== job 8720 ==
==> flow/design.v (excerpt) <==
module reciprocal_float(
    input clk, rst,
    input start,
    input [31:0] x,
    output [31:0] out,
    output done, zero_flag
);
Settings: LEC_CHECK=0, CAP_MARGIN=20, CORE_ASPECT_RATIO=1.03, CORE_MARGIN=2, CORE_UTILIZATION=34, CTS_CLUSTER_SIZE=91, GPL_ROUTABILITY_DRIVEN=0, MAX_ROUTING_LAYER=met4, MIN_ROUTING_LAYER=met2, PLACE_DENSITY_LB_ADDON=0.02, SETUP_SLACK_MARGIN=0.55, SLEW_MARGIN=20, TNS_END_PERCENT=5; clock period 3.8 ns.
run.sh (not shown) runs the stock make flow with config.mk's settings and CLKGATE_MAP_FILE=.
Final checks on job 8720, whose flow otherwise completed, came back failing, citing design-rule violations, negative setup slack.
[inputs] job 8089 vs job 8720
# job 8720
export LEC_CHECK = 0
export CAP_MARGIN = 20
export CORE_ASPECT_RATIO = 1.03
export CORE_MARGIN = 2
export CORE_UTILIZATION = 34
export CTS_CLUSTER_SIZE = 91
export GPL_ROUTABILITY_DRIVEN = 0
export MAX_ROUTING_LAYER = met4
export MIN_ROUTING_LAYER = met2
export PLACE_DENSITY_LB_ADDON = 0.02
export SETUP_SLACK_MARGIN = 0.55
export SLEW_MARGIN = 20
export TNS_END_PERCENT = 5
create_clock -name core_clock -period 3.8 [get_ports {clk}]
# job 8089
export LEC_CHECK = 0
export CAP_MARGIN = 20
export CORE_MARGIN = 2
export CORE_UTILIZATION = 34
export CTS_CLUSTER_SIZE = 91
export GPL_ROUTABILITY_DRIVEN = 0
export MIN_ROUTING_LAYER = met2
export PLACE_DENSITY_LB_ADDON = 0.02
export SETUP_SLACK_MARGIN = 0.55
export SLEW_MARGIN = 20
export TNS_END_PERCENT = 45
create_clock -name core_clock -period 3.8 [get_ports {clk}]
Findings:
Final checks on job 8089, whose flow otherwise completed, came back failing, citing negative setup slack.
Going from job 8720 to job 8089, post-layout period usage of the worst path grows by 0.19 points.
Worst-case headroom to the max-slew limit, job 8720 and job 8089: lower on job 8720
Total net switching power: job 8089 vs job 8720 down 3.3%
Final cell area: job 8089 above job 8720
| data arrival time at the worst-slack endpoint | job 8089 vs job 8720 | ≈ equal |
Number of standard cells in the final layout excluding fillers (higher): job 8720
The non-clock buffer count in the final layout in job 8089 sits 15 below the value recorded for job 8720.
Of the two values seen for end point of the critical path, DP.Cordic_core.DP.Y_Reg.parOut[24] was produced by job 8089 and DP.Cordic_core.DP.Y_Reg.parOut[25] by job 8720.
In job 8089 relative to job 8720, multi-input gate area in the final layout had gone up by a few percent.
The combinational power reported for job 8089 is smaller than that of job 8720 by about 2%.
Hold slack of job 8720 is on par with job 8089.
#### Input delta (job 3519 over job 8089)
# job 8089
export LEC_CHECK = 0
export CAP_MARGIN = 20
export CORE_MARGIN = 2
export CORE_UTILIZATION = 34
export CTS_CLUSTER_SIZE = 91
export GPL_ROUTABILITY_DRIVEN = 0
export MIN_ROUTING_LAYER = met2
export PLACE_DENSITY_LB_ADDON = 0.02
export SETUP_SLACK_MARGIN = 0.55
export SLEW_MARGIN = 20
export TNS_END_PERCENT = 45
create_clock -name core_clock -period 3.8 [get_ports {clk}]
# job 3519
export LEC_CHECK = 0
export CAP_MARGIN = 20
export CORE_MARGIN = 2
export CORE_UTILIZATION = 40
export CTS_CLUSTER_SIZE = 80
export MIN_ROUTING_LAYER = met2
export PLACE_DENSITY_LB_ADDON = 0.02
export SLEW_MARGIN = 20
create_clock -name core_clock -period 11.0 [get_ports {clk}]
- In job 3519 relative to job 8089, total power had gone down by more than half.
- Job 3519 went all the way through the flow, and no timing, DRC or antenna check failed.
- Per the comparison of job 3519 with job 8089, maximum achievable frequency now smaller; total of max-cap violations comparable; area figure in the yosys stat output comparable.
### job 3519 -> job 6755
# job 3519
export LEC_CHECK = 0
export CAP_MARGIN = 20
export CORE_MARGIN = 2
export CORE_UTILIZATION = 40
export CTS_CLUSTER_SIZE = 80
export MIN_ROUTING_LAYER = met2
export PLACE_DENSITY_LB_ADDON = 0.02
export SLEW_MARGIN = 20
create_clock -name core_clock -period 11.0 [get_ports {clk}]
# job 6755
export LEC_CHECK = 0
export CAP_MARGIN = 20
export CORE_MARGIN = 2
export CORE_UTILIZATION = 44
export SLEW_MARGIN = 20
create_clock -name core_clock -period 6.16 [get_ports {clk}]
Notes after the runs:
Changes observed in job 6755 relative to job 3519: number of inserted filler cells in the final layout lower; smallest setup slack after layout moved down; iteration-0 DRC count of the detailed router shows a reduction of 984.
From job 3519 to job 6755 the numbers moved as follows: routed wire length shows a reduction of 9.4%; vertical extent of the die -about 4.5%.
Comparing job 3519 and job 6755, the lower final core area utilization was measured on job 3519.
Changes observed in job 6755 relative to job 3519: share of power burned in combinational logic picked up an extra 0.4 points, die size lost 8.9%.
Comparing job 3519 against job 6755, there is no change at all in number of logic gates.
Status: clock transition time at the flip-flop clock pins of the worst setup and hold paths parity (job 6755, job 3519)
No activity file was given, so power comes from the tool's default toggle rates.
